Design digital_loc, start of the top module:
module digital_loc(
    input key_a,
    input key_b,
    input key_c,
    input key_d,
    input reset,
	 input clk,
    output [6:0] postion_state,
	 output  [3:0] x,
	 output reg [1:0] Led2,
	 output  [3:0] selector,
	 output reg dot,
	 output S_CLK,
	 output LR_CLK,
	 output M_CLK,
	 output  Sin
    );
Size: ~2500 cells after synthesis, roughly 260 flip-flops, about 17000 sq um of cells after synthesis.
clock: 2.95 ns
lec_check: 0
abc_area: 1
cap_margin: 20
cell_pad_in_sites_global_placement: 0
core_margin: 2
core_utilization: 72
cts_cluster_diameter: 105
gpl_timing_driven: 1
min_routing_layer: met1
place_density: 0.66
slew_margin: 20
run.sh (not shown) runs the stock make flow with config.mk's settings and CLKGATE_MAP_FILE=.
The first run completed, yet does not pass: hold timing, setup timing.
Then changed:
Settings changed: CELL_PAD_IN_SITES_GLOBAL_PLACEMENT 0 to not set, CTS_CLUSTER_DIAMETER 105 to not set, GPL_TIMING_DRIVEN 1 to not set, MIN_ROUTING_LAYER met1 to not set, PLACE_DENSITY 0.66 to not set.
Clock period 2.95 ns to 2.97 ns, I/O delays scaled along.
Effect: The new run ran to the end with violations: hold timing; wire length shrinks by 5.3%; sequential share of layout area barely changes; non-clock buffer count is lower by 3.
Then changed:
Settings changed: ABC_AREA 1 to not set, CORE_UTILIZATION 72 to 40.
Clock period 2.97 ns to 4.9 ns, I/O delays scaled along.
Effect: This time the run ran to the end with no violations. Routed wire length decreases by 23%. Setup slack improves by 570 ps. Non-clock buffer count decreases by 61. First-iteration DRC count decreases by 63%. Hold slack improves by 450 ps. Design area decreases by 9.1%. Die area increases by 63%. Flip-flop count is unchanged. Global-route usage decreases by 20 points. Clock skew decreases by 11 ps.
Then changed:
Settings changed: CORE_UTILIZATION 40 to 70, CTS_CLUSTER_DIAMETER set to 44, SETUP_SLACK_MARGIN set to 2.97.
Clock period 4.9 ns to 10.0 ns, I/O delays scaled along.
The new run passed the timing, design-rule and antenna checks. Final area shrinks by 1.5%. Die area shrinks by 42%. Setup slack gains 4100 ps. Clock skew grows by 8.1 ps. Total power shrinks by 51%. Register-to-register slack gains 5100 ps. Sequential share of layout area grows by 0.57 points.


Setup of old:
digital_loc again, from the RTL that the note above started with.
export LEC_CHECK = 0
export CAP_MARGIN = 20
export CELL_PAD_IN_SITES_GLOBAL_PLACEMENT = 0
export CORE_ASPECT_RATIO = 0.91
export CORE_MARGIN = 2
export CORE_UTILIZATION = 72
export CTS_CLUSTER_DIAMETER = 32
export GPL_TIMING_DRIVEN = 1
export HOLD_SLACK_MARGIN = 0.3
export MIN_ROUTING_LAYER = met1
export SETUP_SLACK_MARGIN = -0.18
export SLEW_MARGIN = 20
create_clock -name core_clock -period 2.98 [get_ports {clk}]
In old the implementation completed, yet the final layout does not meet the checks, the culprit being setup timing.
The inputs of new differ from those of old as listed below.
Settings: CELL_PAD_IN_SITES_GLOBAL_PLACEMENT: 0 -> unset; HOLD_SLACK_MARGIN: 0.3 -> unset; CORE_ASPECT_RATIO: 0.91 -> unset; SETUP_SLACK_MARGIN: -0.18 -> unset; MIN_ROUTING_LAYER: met1 -> unset; GPL_TIMING_DRIVEN: 1 -> unset; CTS_CLUSTER_DIAMETER: 32 -> unset; CORE_UTILIZATION: 72 -> 56; the clock period (ns, I/O delays scaled along): 2.98 -> 5.35.
## What came out
- Iteration count of the initial detailed-routing pass, old and new: higher on old
- Compared with old, in new clock-pin slew on the worst setup and hold paths level, delay contributed by the slowest stage of the critical path saw an increase.
- old -> new: pin count of the biggest net entering global routing increased by more than a quarter
- First-pass GRT wire length was lower in new than in old.
- When new is set beside old, its post-layout period usage of the worst path turns out to be 23 points smaller.
- Via count, new vs old: down by more than 10%
- Relative to old, required time of the critical path has increased by 1.90 ns in new.
- Total power of new is lower than that of old.
- old had finished all stages when the layout checks came back failing, citing setup timing.
- new completed; timing, DRC and antenna clean


## yarrow
digital_loc again, from the RTL that the note above started with.
make LEC_CHECK=0 CAP_MARGIN=20 CORE_MARGIN=2 CORE_UTILIZATION=69 PLACE_DENSITY=0.39 SLEW_MARGIN=20 finish   # period 7.13 ns
yarrow | stages: all done | timing, DRC, antenna: all pass
Modified inputs, nickel compared to yarrow
Settings: CORE_UTILIZATION: 69 -> 72; CTS_CLUSTER_DIAMETER: unset -> 232; PLACE_DENSITY: 0.39 -> unset; ABC_AREA: unset -> 1; the clock period (ns, I/O delays scaled along): 7.13 -> 2.99.
==> comparison <==
Compared with yarrow, in nickel post-placement cell count went up 38%, final weighted congestion of routability-driven global placement went up 1.4%, number of clock-tree buffers in the layout went down 2.9%, total power consumption of the routed design went up 4.2 mW. Going from yarrow to nickel, the total routed wirelength was found to have gone up by about 40%. nickel against yarrow: part of the total power dissipated in the clock network dropped 0.6 points; wire length of the first global-routing pass climbed 23,000 um. nickel finished all stages; however, its layout fails the closing checks, the failures being negative setup slack. Cmp nickel and yarrow / synthesized netlist cell count / higher: nickel. Max switching fraction of total power across nickel and yarrow: nickel. Compared nickel vs yarrow, and simple-gate share of the synthesized area is up in nickel. Cmp nickel vs yarrow: yosys-reported design area after synthesis higher in nickel.
### nickel -> fjord
Settings: an added SETUP_SLACK_MARGIN of 0.21; a change of ABC_AREA from 1 to 0.
Notes after the runs:
fjord: all stages done; final checks FAILED (negative setup slack). Finished, but not clean: nickel, with negative setup slack. Wire length of the first global-routing pass shrinks by more than 10% when moving from nickel to fjord. Fraction of the cycle the final worst path needs: nickel vs fjord, no meaningful difference. The capture point of the worst path comes out postion_state[5] in one run and postion_state[1] in the other, namely in fjord and nickel respectively. Yosys stat chip area is lower on fjord. Looking at hold slack, fjord sits 0.035 ns above nickel. Maximum clock frequency: fjord vs nickel, no meaningful difference.
--- input diff fjord..maple ---
Settings: removing ABC_AREA (formerly 0); removing CTS_CLUSTER_DIAMETER (formerly 232); removing SETUP_SLACK_MARGIN (formerly 0.21); changing CORE_UTILIZATION from 72 to 29; changing the clock period (ns, I/O delays scaled along) from 2.99 to 5.3.
## What came out
- maple finished all stages; the layout is clean.
- Net count of the finished layout (higher): fjord
- Compared with fjord, in maple post-detailed-route wirelength per cell decreased about 20%; fill cell total of the finished layout increased about 400%.


digital_loc again, from the RTL that the note above started with.
Settings: LEC_CHECK=0, CAP_MARGIN=20, CELL_PAD_IN_SITES_DETAIL_PLACEMENT=1, CORE_MARGIN=10, CORE_UTILIZATION=46, CTS_CLUSTER_SIZE=84, GPL_ROUTABILITY_DRIVEN=0, GPL_TIMING_DRIVEN=1, HOLD_SLACK_MARGIN=-0.08, MAX_ROUTING_LAYER=met4, SLEW_MARGIN=30, TNS_END_PERCENT=55; clock period 4.87 ns.
The baseline completed without violations.
Then changed:
==> flow/config.mk (replaced) <==
export PLATFORM = sky130hd
export DESIGN_NAME = digital_loc
export DESIGN_NICKNAME = digital_loc
export VERILOG_FILES = /design/flow/design.v
export SDC_FILE = /design/flow/constraint.sdc
export NUM_CORES = 4
export LEC_CHECK = 0
export ABC_AREA = 1
export CAP_MARGIN = 20
export CORE_MARGIN = 2
export CORE_UTILIZATION = 70
export SLEW_MARGIN = 20
==> flow/constraint.sdc (replaced) <==
create_clock -name core_clock -period 3.21 [get_ports {clk}]
set_input_delay 0.6420 -clock core_clock [delete_from_list [all_inputs] [get_ports {clk}]]
set_output_delay 0.6420 -clock core_clock [all_outputs]
set_load 0.01 [all_outputs]
The new run finished clean.
Setup slack degrades by 0.52 ns.
Non-clock buffer count grows by 35.
Power grows by 55%.
Final cell count grows by 27%.
Sequential power grows by 51%.
Then changed:
--- a/flow/config.mk
+++ b/flow/config.mk
@@ -7,6 +7,5 @@
 export LEC_CHECK = 0
-export ABC_AREA = 1
 export CAP_MARGIN = 20
 export CORE_MARGIN = 2
-export CORE_UTILIZATION = 70
+export CORE_UTILIZATION = 10
 export SLEW_MARGIN = 20
==> flow/constraint.sdc (replaced) <==
create_clock -name core_clock -period 12.7 [get_ports {clk}]
set_input_delay 2.5400 -clock core_clock [delete_from_list [all_inputs] [get_ports {clk}]]
set_output_delay 2.5400 -clock core_clock [all_outputs]
set_load 0.01 [all_outputs]
Outcome: Sequential share of layout area decreases by 0.66 points; count of clock-buffer cells in the layout went up by 1; worst setup slack gains 6.7 ns; hold slack is better by 0.44 ns; global-route usage fell by 33 points; cell count goes up by 34%; synthesized cell count is lower by 27%; sequential power came out lower by 75%; flip-flop count does not change.
Then changed:
--- a/flow/config.mk
+++ b/flow/config.mk
@@ -9,3 +9,3 @@
 export CORE_MARGIN = 2
-export CORE_UTILIZATION = 10
+export CORE_UTILIZATION = 70
 export SLEW_MARGIN = 20
==> flow/constraint.sdc (replaced) <==
create_clock -name core_clock -period 4.47 [get_ports {clk}]
set_input_delay 0.8940 -clock core_clock [delete_from_list [all_inputs] [get_ports {clk}]]
set_output_delay 0.8940 -clock core_clock [all_outputs]
set_load 0.01 [all_outputs]
The new run finished with timing, DRC and antenna clean; final area shrinks by 12%; via count grows by 2.2%; routed wire length shrinks by about 11%; clock skew grows by 0.021 ns; global-route usage grows by 26 points; register-to-register slack gets worse by 8.1 ns; core utilization grows by 65 points.
Then changed:
--- a/flow/config.mk
+++ b/flow/config.mk
@@ -9,3 +9,3 @@
 export CORE_MARGIN = 2
-export CORE_UTILIZATION = 70
+export CORE_UTILIZATION = 58
 export SLEW_MARGIN = 20
==> flow/constraint.sdc (replaced) <==
create_clock -name core_clock -period 6.89 [get_ports {clk}]
set_input_delay 1.3780 -clock core_clock [delete_from_list [all_inputs] [get_ports {clk}]]
set_output_delay 1.3780 -clock core_clock [all_outputs]
set_load 0.01 [all_outputs]
What happened:
- The changed run went through all stages and came out clean
- total power drops by a quarter to a third
- clock skew came out lower by 0.029 ns
- sequential power came out lower by a quarter to a third
- clock power goes down by a quarter to a third
- critical path depth is unchanged
- die area goes up by about a fifth
- area after synthesis stays the same
- synthesized cell count does not change


build 84:
digital_loc again, from the RTL that the note above started with.
Settings: LEC_CHECK=0, CAP_MARGIN=20, CELL_PAD_IN_SITES_GLOBAL_PLACEMENT=0, CORE_MARGIN=2, CORE_UTILIZATION=71, CTS_CLUSTER_DIAMETER=32, GPL_TIMING_DRIVEN=1, MIN_ROUTING_LAYER=met1, SETUP_SLACK_MARGIN=-0.18, SLEW_MARGIN=20; clock period 2.98 ns.
Status build 84: flow complete, layout not clean - negative hold slack, negative setup slack
[inputs] build 90 vs build 84
diff --git a/flow/config.mk b/flow/config.mk
--- a/flow/config.mk
+++ b/flow/config.mk
@@ -10,3 +10,3 @@
 export CORE_MARGIN = 2
-export CORE_UTILIZATION = 71
+export CORE_UTILIZATION = 72
 export CTS_CLUSTER_DIAMETER = 32
@@ -14,3 +14,4 @@
 export MIN_ROUTING_LAYER = met1
-export SETUP_SLACK_MARGIN = -0.18
+export PLACE_DENSITY = 0.66
+export SETUP_SLACK_MARGIN = 0.37
 export SLEW_MARGIN = 20
==> flow/constraint.sdc <==
create_clock -name core_clock -period 2.95 [get_ports {clk}]
set_input_delay 0.5900 -clock core_clock [delete_from_list [all_inputs] [get_ports {clk}]]
set_output_delay 0.5900 -clock core_clock [all_outputs]
set_load 0.01 [all_outputs]
==> comparison <==
In the metrics for build 84 and build 90, the one carrying the higher clock-buffer cell count is build 90.
Build 90 completed end to end; final checks failed (negative setup slack).
Summary of build 90 over build 84: met1 layer wirelength in the final routing climbed 1700 um; register area flat; worst path arrival time grew by 0.10 ns.
Relative to build 90, the following input files were edited for build 28:
==> flow/config.mk <==
export PLATFORM = sky130hd
export DESIGN_NAME = digital_loc
export DESIGN_NICKNAME = digital_loc
export VERILOG_FILES = /design/flow/design.v
export SDC_FILE = /design/flow/constraint.sdc
export NUM_CORES = 4
export LEC_CHECK = 0
export ABC_AREA = 1
export CAP_MARGIN = 0
export CELL_PAD_IN_SITES_GLOBAL_PLACEMENT = 0
export CORE_MARGIN = 2
export CORE_UTILIZATION = 72
export CTS_CLUSTER_DIAMETER = 231
export GPL_TIMING_DRIVEN = 1
export MIN_ROUTING_LAYER = met1
export PLACE_DENSITY = 0.38
export SLEW_MARGIN = 5
- Build 28 finished all stages; however, its layout fails the closing checks, the failures being negative hold slack, negative setup slack.
- Looking at cell count listed in synth_stat.txt, build 28 sits above build 90.
- Taking build 90 as 1.0, build 28 lands at 0.79 on average cell area after synthesis.
- Diff build 90 -> build 28 | fmax | up by a little under 10%
Relative to build 28, the following input files were edited for build 54:
diff --git a/flow/config.mk b/flow/config.mk
--- a/flow/config.mk
+++ b/flow/config.mk
@@ -7,4 +7,3 @@
 export LEC_CHECK = 0
-export ABC_AREA = 1
-export CAP_MARGIN = 0
+export CAP_MARGIN = 20
 export CELL_PAD_IN_SITES_GLOBAL_PLACEMENT = 0
@@ -12,6 +11,6 @@
 export CORE_UTILIZATION = 72
-export CTS_CLUSTER_DIAMETER = 231
+export CTS_CLUSTER_DIAMETER = 32
 export GPL_TIMING_DRIVEN = 1
 export MIN_ROUTING_LAYER = met1
-export PLACE_DENSITY = 0.38
-export SLEW_MARGIN = 5
+export PLACE_DENSITY_LB_ADDON = 0.27
+export SLEW_MARGIN = 20
==> flow/constraint.sdc <==
create_clock -name core_clock -period 3.02 [get_ports {clk}]
set_input_delay 0.6040 -clock core_clock [delete_from_list [all_inputs] [get_ports {clk}]]
set_output_delay 0.6040 -clock core_clock [all_outputs]
set_load 0.01 [all_outputs]
[summary]
Build 54 and build 28: no clean run. Although build 28 finished all stages, its layout failed final checks on negative hold slack, negative setup slack. Between build 54 and build 28, maximum net fanout on the critical path is lower for build 28, build 54 comes in above that. The ratio of final minimum period to clock period of build 54 is lower than that of build 28. Compared with build 28, build 54 shows post-synthesis to final-layout area growth higher by 6.3 points. Re final tally of hold violations: build 28 was higher than build 54. Final standard cell area without fillers went down by a few percent going from build 28 to build 54. Build 54 vs. build 28: clock network fraction of total power went up by 8.9 points. Summary: with build 28 as the reference, area of the chip in build 54 moved down by a little under 10%. Taking build 28 as the reference, in build 54 clock buffer count grew by 15, area fraction of clock buffers and clock inverters grew by 3.3 points. Re total congestion overflow after global routing: no difference whatsoever between build 54 and build 28. Wire length after detailed routing came out lower on build 54 than on build 28.


== v37 ==
Starting RTL as in the previous note.
export LEC_CHECK = 0
export ABC_AREA = 1
export CAP_MARGIN = 20
export CELL_PAD_IN_SITES_GLOBAL_PLACEMENT = 0
export CORE_MARGIN = 2
export CORE_UTILIZATION = 72
export CTS_CLUSTER_DIAMETER = 68
export GPL_TIMING_DRIVEN = 1
export HOLD_SLACK_MARGIN = 0.3
export MIN_ROUTING_LAYER = met1
export PLACE_DENSITY = 0.35
export SETUP_SLACK_MARGIN = 0.75
export SLEW_MARGIN = 20
create_clock -name core_clock -period 2.95 [get_ports {clk}]
v37 -> stages 100% | layout checks FAIL | negative setup slack
Setup changes, v37 to v29
Settings: putting CTS_CLUSTER_SIZE at 12 where nothing was set; clearing CTS_CLUSTER_DIAMETER, which used to be 68; putting CORE_ASPECT_RATIO at 0.69 where nothing was set; clearing PLACE_DENSITY, which used to be 0.35; clearing SETUP_SLACK_MARGIN, which used to be 0.75; clearing MIN_ROUTING_LAYER, which used to be met1; clearing CELL_PAD_IN_SITES_GLOBAL_PLACEMENT, which used to be 0; clearing GPL_TIMING_DRIVEN, which used to be 1; clearing HOLD_SLACK_MARGIN, which used to be 0.3; swapping 2.95 for 2.97 in the clock period (ns, I/O delays scaled along).
Results
- From v37 to v29 the numbers moved as follows: routed wire length shows a reduction of 2200 um, final cell area excluding filler cells fell 5.5%, endpoint arrival time on the critical path decreased 0.06 ns, number of buffers created by CTS shows a reduction of 6.9%, highest net fanout along the worst path lost 2.
- Going from v37 to v29, half-perimeter wire length of the detailed placement result climbed 3200 um, utilization dropped 5.7 points, total power dropped 740 uW.
- v29 reached the end of the flow, and the finished layout is clean on the timing, design-rule and antenna checks.
- Worst setup slack on v29 is ahead of v37.
- For v37, the highest-power group was clock, unlike v29, where it was registers.
- Combinational power share delta for v29 relative to v37: 0.2 points higher
- Between v37 and v29, number of buffers added to fix hold violations after cts is lower for v29, v37 comes in above that.
Changes in v52 relative to v29:
Settings: CORE_ASPECT_RATIO: 0.69 -> unset; ABC_AREA: 1 -> unset; CORE_UTILIZATION: 72 -> 40; CTS_CLUSTER_SIZE: 12 -> unset; the clock period (ns, I/O delays scaled along): 2.97 -> 10.0.
--- outcome ---
- Width of the chip (lower): v29
- v52 against v29: setup slack after placement has increased; final core area utilization has decreased; area added between synthesis and finish has decreased; worst-case reg-to-reg path depth has decreased.
- v52 reports a higher number of well taps than v29 does.
For v28, these inputs were changed with respect to v52:
Settings: CORE_MARGIN now 10, was 2; CTS_CLUSTER_SIZE now 84, previously not set; TNS_END_PERCENT now 55, previously not set; CORE_UTILIZATION now 24, was 40; HOLD_SLACK_MARGIN now -0.08, previously not set; GPL_TIMING_DRIVEN now 1, previously not set; SLEW_MARGIN now 30, was 20.
Notes after the runs:
v28 -> v52: routability congestion estimate from global placement flat
Final critical path time including I/O delays and setup was higher in v28 than in v52.
Total power after layout (v28 vs. v52) increases slightly
Cell-internal power: lower on v52
Actual transition at the worst max-transition pin: higher on v52
Critical-path cell with the highest stage delay: sky130_fd_sc_hd__clkdlybuf4s50_1 -> v28, sky130_fd_sc_hd__dfrtp_1 -> v52
> inputs changed (v28 -> v10)
Settings: CORE_MARGIN now 2, was 10; CORE_UTILIZATION now 40, was 24; HOLD_SLACK_MARGIN no longer set, was -0.08; GPL_TIMING_DRIVEN no longer set, was 1; SLEW_MARGIN now 20, was 30; TNS_END_PERCENT no longer set, was 55; CTS_CLUSTER_SIZE no longer set, was 84; the clock period (ns, I/O delays scaled along) now 5.3, was 10.0.
[summary]
- v28 went all the way through synthesis, placement and routing and the layout is clean on timing, DRC and antenna.
- v10 finished all stages; the layout is clean.
- Portion of total power attributed to the clock network was higher in v28 than in v10.
- Total power: v10 above v28
- Share of cell area taken by multi-input logic gates ended up 1.3 points higher on v10 than on v28.
- v28 -> v10: average wire length per cell after detail routing increased by a little under 10%
- On synthesized instance count, v28 and v10 are neck and neck.
- v10: count of clock-buffer cells in the layout is 3 higher than what v28 reported.
- Comparing v10 against v28, there is no change at all in yosys synthesis chip area.
- Maximum fanout along the worst path, v28 and v10: higher on v28
- Initial detailed-routing violation count for v10: 2.6% up relative to v28
- Looking at routed wire length across both flows, v10 is the stronger of the two, with v28 trailing.
- v10 gives less setup slack than v28 did.
No activity file was given, so power comes from the tool's default toggle rates.
